==> v4 <==
// top_coldstorage
module top_coldstorage(
  input         clk,           
  input         rst_n,         
  output        led_fan,       
  output        led_hum,       
  input         sda_lcd_in,
  output        sda_lcd_oe,
  output        scl_lcd,
  input         rx,
  output        tx
);
clock: 10.0 ns
lec_check: 0
cap_margin: 20
cell_pad_in_sites_global_placement: 1
core_aspect_ratio: 0.5
core_margin: 2
core_utilization: 69
cts_cluster_diameter: 307
cts_cluster_size: 98
hold_slack_margin: -0.09
place_density: 0.38
slew_margin: 20
tns_end_percent: 15
run.sh (not shown) runs the stock make flow with config.mk's settings and CLKGATE_MAP_FILE=.
==> v10 (differences from v4) <==
ABC_AREA = 1   (was not set)
CELL_PAD_IN_SITES_GLOBAL_PLACEMENT = not set   (was 1)
CORE_ASPECT_RATIO = not set   (was 0.5)
CORE_UTILIZATION = 72   (was 69)
CTS_CLUSTER_DIAMETER = 29   (was 307)
CTS_CLUSTER_SIZE = not set   (was 98)
HOLD_SLACK_MARGIN = not set   (was -0.09)
PLACE_DENSITY = 0.35   (was 0.38)
SETUP_SLACK_MARGIN = 1.25   (was not set)
TNS_END_PERCENT = not set   (was 15)
==> flow/constraint.sdc (replaced) <==
create_clock -name core_clock -period 4.15 [get_ports {clk}]
set_input_delay 0.8300 -clock core_clock [delete_from_list [all_inputs] [get_ports {clk}]]
set_output_delay 0.8300 -clock core_clock [all_outputs]
set_load 0.01 [all_outputs]
==> v34 (differences from v4) <==
ABC_AREA = 1   (was not set)
CELL_PAD_IN_SITES_GLOBAL_PLACEMENT = not set   (was 1)
CORE_ASPECT_RATIO = 0.89   (was 0.5)
CORE_UTILIZATION = 72   (was 69)
CTS_CLUSTER_DIAMETER = 216   (was 307)
CTS_CLUSTER_SIZE = not set   (was 98)
GPL_ROUTABILITY_DRIVEN = 0   (was not set)
GPL_TIMING_DRIVEN = 1   (was not set)
HOLD_SLACK_MARGIN = not set   (was -0.09)
TNS_END_PERCENT = not set   (was 15)
==> flow/constraint.sdc (replaced) <==
create_clock -name core_clock -period 3.02 [get_ports {clk}]
set_input_delay 0.6040 -clock core_clock [delete_from_list [all_inputs] [get_ports {clk}]]
set_output_delay 0.6040 -clock core_clock [all_outputs]
set_load 0.01 [all_outputs]
==> impl_metrics.json <==
{
  "status": "failed layout checks",
  "violations": "negative setup slack",
  "synth_top_area_share_pct": 36.7,
  "synthAdderAreaFrac_pct": 4.26,
  "simple_gate_share_pct": 22.6,
  "syn_avg_cell_area_um2": 8.40,
  "xor_share_pct": 2.23,
  "die_w_um": 209,
  "postSynthSeqShare_pct": 50.1,
  "setup_ws_ns": -1.13,
  "yosysCellCount": 3214,
  "die-area_um2": 39100,
  "most_common_cell": "inv_1",
  "ys_sh_aoi_pct": 12.0,
  "ys_area_um2": 27000,
  "setup_viol": 39
}
Source of the figures above: v34

==> impl_metrics.json <==
{
  "xor_share_pct": 5.26,
  "status": "stopped before the end",
  "ys_area_um2": 27300,
  "most_common_cell": "nand2_1",
  "die-area_um2": 41200,
  "stop_error": "[ERROR GPL-0301] Utilization 100.996 % exceeds 100%.",
  "syn_avg_cell_area_um2": 9.37,
  "ys_sh_aoi_pct": 14.9,
  "stop_stage": "global placement without I/O",
  "synth_top_area_share_pct": 36.4,
  "postSynthSeqShare_pct": 49.6,
  "simple_gate_share_pct": 20.8,
  "common_cells": "nand2_1 (404), dfrtp_1 (396), nor2_1 (322)",
  "die_w_um": 285,
  "num_rows": 51,
  "yosysCellCount": 2909
}
Source of the figures above: v4

==> impl_metrics.json <==
{
  "status": "stopped before the end",
  "stop_stage": "global routing",
  "stop_error": "[ERROR GRT-0232] Routing congestion too high. Check the congestion heatmap in the GUI.",
  "synth_top_area_share_pct": 36.7,
  "xor_share_pct": 2.23,
  "postSynthSeqShare_pct": 50.1,
  "most_common_cell": "inv_1",
  "die-area_um2": 39100,
  "die_w_um": 198,
  "yosysCellCount": 3214
}
Source of the figures above: v10


==> inputs of try-juniper <==
Starting RTL as in the previous note.
Settings: LEC_CHECK=0, ABC_AREA=1, CAP_MARGIN=20, CORE_MARGIN=2, CORE_UTILIZATION=72, CTS_CLUSTER_SIZE=47, PLACE_DENSITY_LB_ADDON=0.09, SETUP_SLACK_MARGIN=0.99, SLEW_MARGIN=20; clock period 4.05 ns.
==> try-pepper (differences from try-juniper) <==
- CAP_MARGIN: 20 -> 40
- CTS_CLUSTER_DIAMETER: not set -> 391
- CTS_CLUSTER_SIZE: 47 -> 13
- PLACE_DENSITY_LB_ADDON: 0.09 -> not set
- SETUP_SLACK_MARGIN: 0.99 -> not set
- TNS_END_PERCENT: not set -> 5
==> flow/constraint.sdc (replaced) <==
create_clock -name core_clock -period 3.18 [get_ports {clk}]
set_input_delay 0.6360 -clock core_clock [delete_from_list [all_inputs] [get_ports {clk}]]
set_output_delay 0.6360 -clock core_clock [all_outputs]
set_load 0.01 [all_outputs]
==> try-sierra (differences from try-juniper) <==
- CAP_MARGIN: 20 -> 10
- CTS_CLUSTER_SIZE: 47 -> 74
- PLACE_DENSITY: not set -> 0.8
- PLACE_DENSITY_LB_ADDON: 0.09 -> not set
- SETUP_SLACK_MARGIN: 0.99 -> 2.12
==> flow/constraint.sdc (replaced) <==
create_clock -name core_clock -period 8.38 [get_ports {clk}]
set_input_delay 1.6760 -clock core_clock [delete_from_list [all_inputs] [get_ports {clk}]]
set_output_delay 1.6760 -clock core_clock [all_outputs]
set_load 0.01 [all_outputs]
==> try-maple (differences from try-juniper) <==
- SETUP_SLACK_MARGIN: 0.99 -> 0.78
==> flow/constraint.sdc (replaced) <==
create_clock -name core_clock -period 3.08 [get_ports {clk}]
set_input_delay 0.6160 -clock core_clock [delete_from_list [all_inputs] [get_ports {clk}]]
set_output_delay 0.6160 -clock core_clock [all_outputs]
set_load 0.01 [all_outputs]
==> flow_metrics.py <==
# Flow results
metrics = {
    "placed_design": {
        "pre_cts_slack_ns": -1.05,
        "placed_area_um2": 28900,
        "dp.cells": 3781,
        "dp_hpwl_um": 48200,
        "globalplace.congestion": 0.988,
    },
    "global_routing": {
        "global_route.usage.met1_pct": 88.3,
        "grtUsageMet3_pct": 71.9,
        "gr-usage-met2_pct": 124,
        "grt_use_total_pct": 97.1,
        "grt-ovfl-total": 2699,
    },
    "clocking": {
        "cts_hold_buf": 1,
        "post-cts-setup-buffer-count": 150,
        "cts_made_buffers": 53,
        "cts_resized": 368,
    },
    "status": {
        "firstError": "[ERROR GRT-0232] Routing congestion too high. Check the congestion heatmap in the GUI.",
        "run_status": "did not finish",
        "lastStage": "5_1_grt",
    },
}
the above is filed under try-maple

==> flow_metrics.py <==
# Metrics from the implementation run
metrics = {
    "global_routing": {
        "grtUsageMet3_pct": 5.11,
        "grt-ovfl-total": 0,
        "gr-usage-met2_pct": 60.3,
        "global_route.usage.met1_pct": 44.9,
        "grt_use_total_pct": 34.9,
    },
    "clocking": {
        "cts_made_buffers": 52,
        "post-cts-setup-buffer-count": 0,
        "cts_resized": 0,
        "cts_hold_buf": 0,
        "cts_sinks": 524,
    },
    "drt": {
        "met3_length_um": 4310,
    },
    "status": {
        "run_status": "finished clean",
    },
    "placed_design": {
        "dp.cells": 3652,
        "dp_hpwl_um": 46200,
        "pre_cts_slack_ns": 3.98,
        "globalplace.congestion": 0.991,
    },
    "critical_path": {
        "worst_ep_arrival_time_ns": 4.88,
    },
    "logic_synthesis": {
        "ys_async_sr_fraction_pct": 87.4,
    },
}
the above is filed under try-sierra

==> flow_metrics.py <==
# Metrics from the implementation run
metrics = {
    "status": {
        "run_status": "complete, but fails checks",
        "failed_checks": "setup timing",
    },
    "sta": {
        "setup_viol": 33,
        "fin_ws_ns": -1.02,
    },
    "clocking": {
        "cts_made_buffers": 46,
        "post-cts-setup-buffer-count": 2,
    },
    "placed_design": {
        "pre_cts_slack_ns": -0.990,
        "dp_hpwl_um": 48900,
    },
    "global_routing": {
        "global_route.usage.met1_pct": 47.3,
        "grt_use_total_pct": 37.0,
        "grt-ovfl-total": 0,
    },
}
the above is filed under try-pepper

==> flow_metrics.py <==
# Metrics from the implementation run
metrics = {
    "clocking": {
        "cts_resized": 138,
        "cts_made_buffers": 53,
        "post-cts-setup-buffer-count": 54,
        "cts_hold_buf": 0,
    },
    "sta": {
        "setup_viol": 20,
        "fin_ws_ns": -0.722,
        "drv_slew": 3,
    },
    "global_routing": {
        "gr-usage-met2_pct": 65.6,
        "global_route.usage.met1_pct": 49.2,
    },
    "flow_run": {
        "max_cap_violations": 1,
    },
    "placed_design": {
        "pre_cts_slack_ns": 0.00627,
        "dp.cells": 3661,
    },
    "status": {
        "run_status": "complete, but fails checks",
        "failed_checks": "capacitance limit, slew limit, setup timing",
    },
}
the above is filed under try-juniper


==> inputs of raven <==
Starting RTL as in the previous note.
clock: 4.01 ns
lec_check: 0
abc_area: 1
cap_margin: 20
core_aspect_ratio: 0.73
core_margin: 8
core_utilization: 48
cts_cluster_diameter: 216
gpl_routability_driven: 0
gpl_timing_driven: 1
place_density: 0.65
setup_slack_margin: 0.64
slew_margin: 20
==> zinc: changes against raven <==
--- a/flow/config.mk
+++ b/flow/config.mk
@@ -8,11 +8,12 @@
 export ABC_AREA = 1
 export CAP_MARGIN = 20
-export CORE_ASPECT_RATIO = 0.73
+export CORE_ASPECT_RATIO = 0.52
 export CORE_MARGIN = 8
 export CORE_UTILIZATION = 48
 export CTS_CLUSTER_DIAMETER = 216
+export CTS_CLUSTER_SIZE = 27
 export GPL_ROUTABILITY_DRIVEN = 0
 export GPL_TIMING_DRIVEN = 1
-export PLACE_DENSITY = 0.65
-export SETUP_SLACK_MARGIN = 0.64
+export PLACE_DENSITY = 0.57
+export SETUP_SLACK_MARGIN = 1.1
 export SLEW_MARGIN = 20
==> flow/constraint.sdc (replaced) <==
create_clock -name core_clock -period 3.77 [get_ports {clk}]
set_input_delay 0.7540 -clock core_clock [delete_from_list [all_inputs] [get_ports {clk}]]
set_output_delay 0.7540 -clock core_clock [all_outputs]
set_load 0.01 [all_outputs]
==> impl_metrics.json <==
{
  "outcome": "complete, but fails checks",
  "checkFailReasons": "setup timing",
  "placed_cells": 3953,
  "setup_violating_endpoint_count_in_the_final_report": 2,
  "clock.latency.late_pin_ns": 0.58,
  "number_of_antenna_violations_at_the_first_check_in_global_routing": 1,
  "sequentialPower_w": 0.00651,
  "postLayoutSetupSlackWorst_ns": -0.150,
  "leakagePower_nw": 14.3,
  "layout_worst_path_cycle_share_pct": 104
}
-- figures above: zinc

==> impl_metrics.json <==
{
  "sequentialPower_w": 0.00610,
  "layout_worst_path_cycle_share_pct": 98.3,
  "outcome": "complete, no violations",
  "number_of_antenna_violations_at_the_first_check_in_global_routing": 0,
  "placed_cells": 3957
}
-- figures above: raven


==> inputs of v36 <==
Starting RTL as in the previous note.
==> flow/config.mk <==
export PLATFORM = sky130hd
export DESIGN_NAME = top_coldstorage
export DESIGN_NICKNAME = top_coldstorage
export VERILOG_FILES = /design/flow/design.v
export SDC_FILE = /design/flow/constraint.sdc
export NUM_CORES = 4
export LEC_CHECK = 0
export ABC_AREA = 1
export CAP_MARGIN = 20
export CELL_PAD_IN_SITES_DETAIL_PLACEMENT = 1
export CORE_ASPECT_RATIO = 1.24
export CORE_MARGIN = 2
export CORE_UTILIZATION = 40
export PLACE_DENSITY_LB_ADDON = 0.02
export SETUP_SLACK_MARGIN = 1.47
export SLEW_MARGIN = 30
==> flow/constraint.sdc <==
create_clock -name core_clock -period 10.0 [get_ports {clk}]
set_input_delay 2.0000 -clock core_clock [delete_from_list [all_inputs] [get_ports {clk}]]
set_output_delay 2.0000 -clock core_clock [all_outputs]
set_load 0.01 [all_outputs]
==> v37 (differences from v36) <==
==> flow/config.mk (replaced) <==
export PLATFORM = sky130hd
export DESIGN_NAME = top_coldstorage
export DESIGN_NICKNAME = top_coldstorage
export VERILOG_FILES = /design/flow/design.v
export SDC_FILE = /design/flow/constraint.sdc
export NUM_CORES = 4
export LEC_CHECK = 0
export CAP_MARGIN = 20
export CORE_MARGIN = 2
export CORE_UTILIZATION = 70
export SETUP_SLACK_MARGIN = 1.09
export SLEW_MARGIN = 20
==> flow/constraint.sdc (replaced) <==
create_clock -name core_clock -period 4.44 [get_ports {clk}]
set_input_delay 0.8880 -clock core_clock [delete_from_list [all_inputs] [get_ports {clk}]]
set_output_delay 0.8880 -clock core_clock [all_outputs]
set_load 0.01 [all_outputs]
==> v30 (differences from v36) <==
==> flow/config.mk (replaced) <==
export PLATFORM = sky130hd
export DESIGN_NAME = top_coldstorage
export DESIGN_NICKNAME = top_coldstorage
export VERILOG_FILES = /design/flow/design.v
export SDC_FILE = /design/flow/constraint.sdc
export NUM_CORES = 4
export LEC_CHECK = 0
export CAP_MARGIN = 20
export CORE_MARGIN = 2
export CORE_UTILIZATION = 40
export SLEW_MARGIN = 20
==> flow/constraint.sdc (replaced) <==
create_clock -name core_clock -period 5.41 [get_ports {clk}]
set_input_delay 1.0820 -clock core_clock [delete_from_list [all_inputs] [get_ports {clk}]]
set_output_delay 1.0820 -clock core_clock [all_outputs]
set_load 0.01 [all_outputs]
==> PnR_summary.wiki <==
== Implementation results ==
{| class="wikitable"
! Metric !! Value
|-
| Seq/Total Area, Yosys || 0.501
|-
| DP Wirelength || 55500 um
|-
| Met2 WL || 37600 um
|-
| Number of clock buffers in the layout || 81
|-
| Dpl ws || 5.62 ns
|-
| Critical path depth in cells || 16
|-
| # fillers || 7994
|-
| Number of tapcells || 864
|-
| Fraction of power consumed by the clock network || 0.424
|-
| Starting DRC count in detailed routing || 1077
|-
| Yosys aoi share || 0.120
|-
| Outcome || timing/DRC/antenna clean
|-
| Synthesized chip area reported by yosys || 27000 um^2
|}
(the above is from v36)
==> PnR_summary.wiki <==
== Implementation results ==
{| class="wikitable"
! Metric !! Value
|-
| Yosys aoi share || 0.149
|-
| Seq/Total Area, Yosys || 0.496
|-
| Outcome || timing/DRC/antenna clean
|-
| Critical path depth in cells || 21
|-
| Fraction of power consumed by the clock network || 0.459
|-
| Synthesized chip area reported by yosys || 27300 um^2
|-
| Number of clock buffers in the layout || 75
|-
| Number of tapcells || 518
|-
| Met2 WL || 32700 um
|-
| # fillers || 2468
|}
(the above is from v37)
==> PnR_summary.wiki <==
== Implementation results ==
{| class="wikitable"
! Metric !! Value
|-
| Outcome || timing/DRC/antenna clean
|-
| Seq/Total Area, Yosys || 0.496
|-
| Insertion Delay late pin || 0.63 ns
|-
| Number of clock buffers in the layout || 84
|-
| Met2 WL || 30200 um
|-
| Starting DRC count in detailed routing || 1803
|-
| Number of tapcells || 873
|-
| Post-route cell area || 30000 um^2
|-
| Yosys aoi share || 0.149
|-
| Kind of end point of the critical path || register
|-
| Dpl ws || 0.361 ns
|-
| Synthesized chip area reported by yosys || 27300 um^2
|-
| Sequential cell count of the final layout || 524
|-
| Capturing point of the worst reg2reg path || uart_string_inst.tx_msg[5][6]
|}
(the above is from v30)

==> v1 <==
Starting RTL as in the previous note.
export LEC_CHECK = 0
export ABC_AREA = 1
export CAP_MARGIN = 20
export CELL_PAD_IN_SITES_DETAIL_PLACEMENT = 0
export CORE_ASPECT_RATIO = 1.43
export CORE_MARGIN = 2
export CORE_UTILIZATION = 40
export CTS_CLUSTER_DIAMETER = 181
export GPL_TIMING_DRIVEN = 1
export HOLD_SLACK_MARGIN = 0.17
export PLACE_DENSITY_LB_ADDON = 0.3
export SETUP_SLACK_MARGIN = -0.02
export SLEW_MARGIN = 40
create_clock -name core_clock -period 5.69 [get_ports {clk}]
==> v13: changes against v1 <==
==> flow/config.mk (replaced) <==
export PLATFORM = sky130hd
export DESIGN_NAME = top_coldstorage
export DESIGN_NICKNAME = top_coldstorage
export VERILOG_FILES = /design/flow/design.v
export SDC_FILE = /design/flow/constraint.sdc
export NUM_CORES = 4
export LEC_CHECK = 0
export ABC_AREA = 1
export CAP_MARGIN = 10
export CORE_MARGIN = 2
export CORE_UTILIZATION = 70
export CTS_CLUSTER_SIZE = 74
export SETUP_SLACK_MARGIN = 2.12
export SLEW_MARGIN = 20
==> flow/constraint.sdc (replaced) <==
create_clock -name core_clock -period 8.38 [get_ports {clk}]
set_input_delay 1.6760 -clock core_clock [delete_from_list [all_inputs] [get_ports {clk}]]
set_output_delay 1.6760 -clock core_clock [all_outputs]
set_load 0.01 [all_outputs]
==> comparison <==
- In critical path depth, v1 and v13 do not differ.
- Between v1 and v13, the lower cell count is in v13 (gap 9.3%, measured against v13).
- Against v13, the sequential share of layout area of v1 is lower by 0.72 points.
- In v1 the via count is lower than in v13, by 5.5%.
- In v1 the wire length is smaller than in v13, by about 1.8%.
==> figures <==
| metric | v1 | v13 |
|---|---|---|
| Outcome | complete, no violations | complete, no violations |
| Met1 GRT Util | 22.87% | 44.33% |
| Switching share of power | 27.74% | 26.76% |
| Register-to-register setup slack | 1.41 ns | 3.93 ns |
| Placed Instance Area | 28130 um^2 | 27670 um^2 |
| Wire length of the first global-routing pass | 108800 um | 111000 um |
| Buffering overhead | 0.8883% | 0.7499% |
| Power after layout | 8.994 mW | 6.139 mW |
| Detailed-route vias per instance | 5.179 | 5.989 |
| Number of nets in the final layout | 3335 | 3333 |
| Pin count of the biggest net entering global routing | 144 | 175 |
| Detailed-router iteration count before antenna repair | 6 | 9 |
Power and IR drop assume default switching activity.
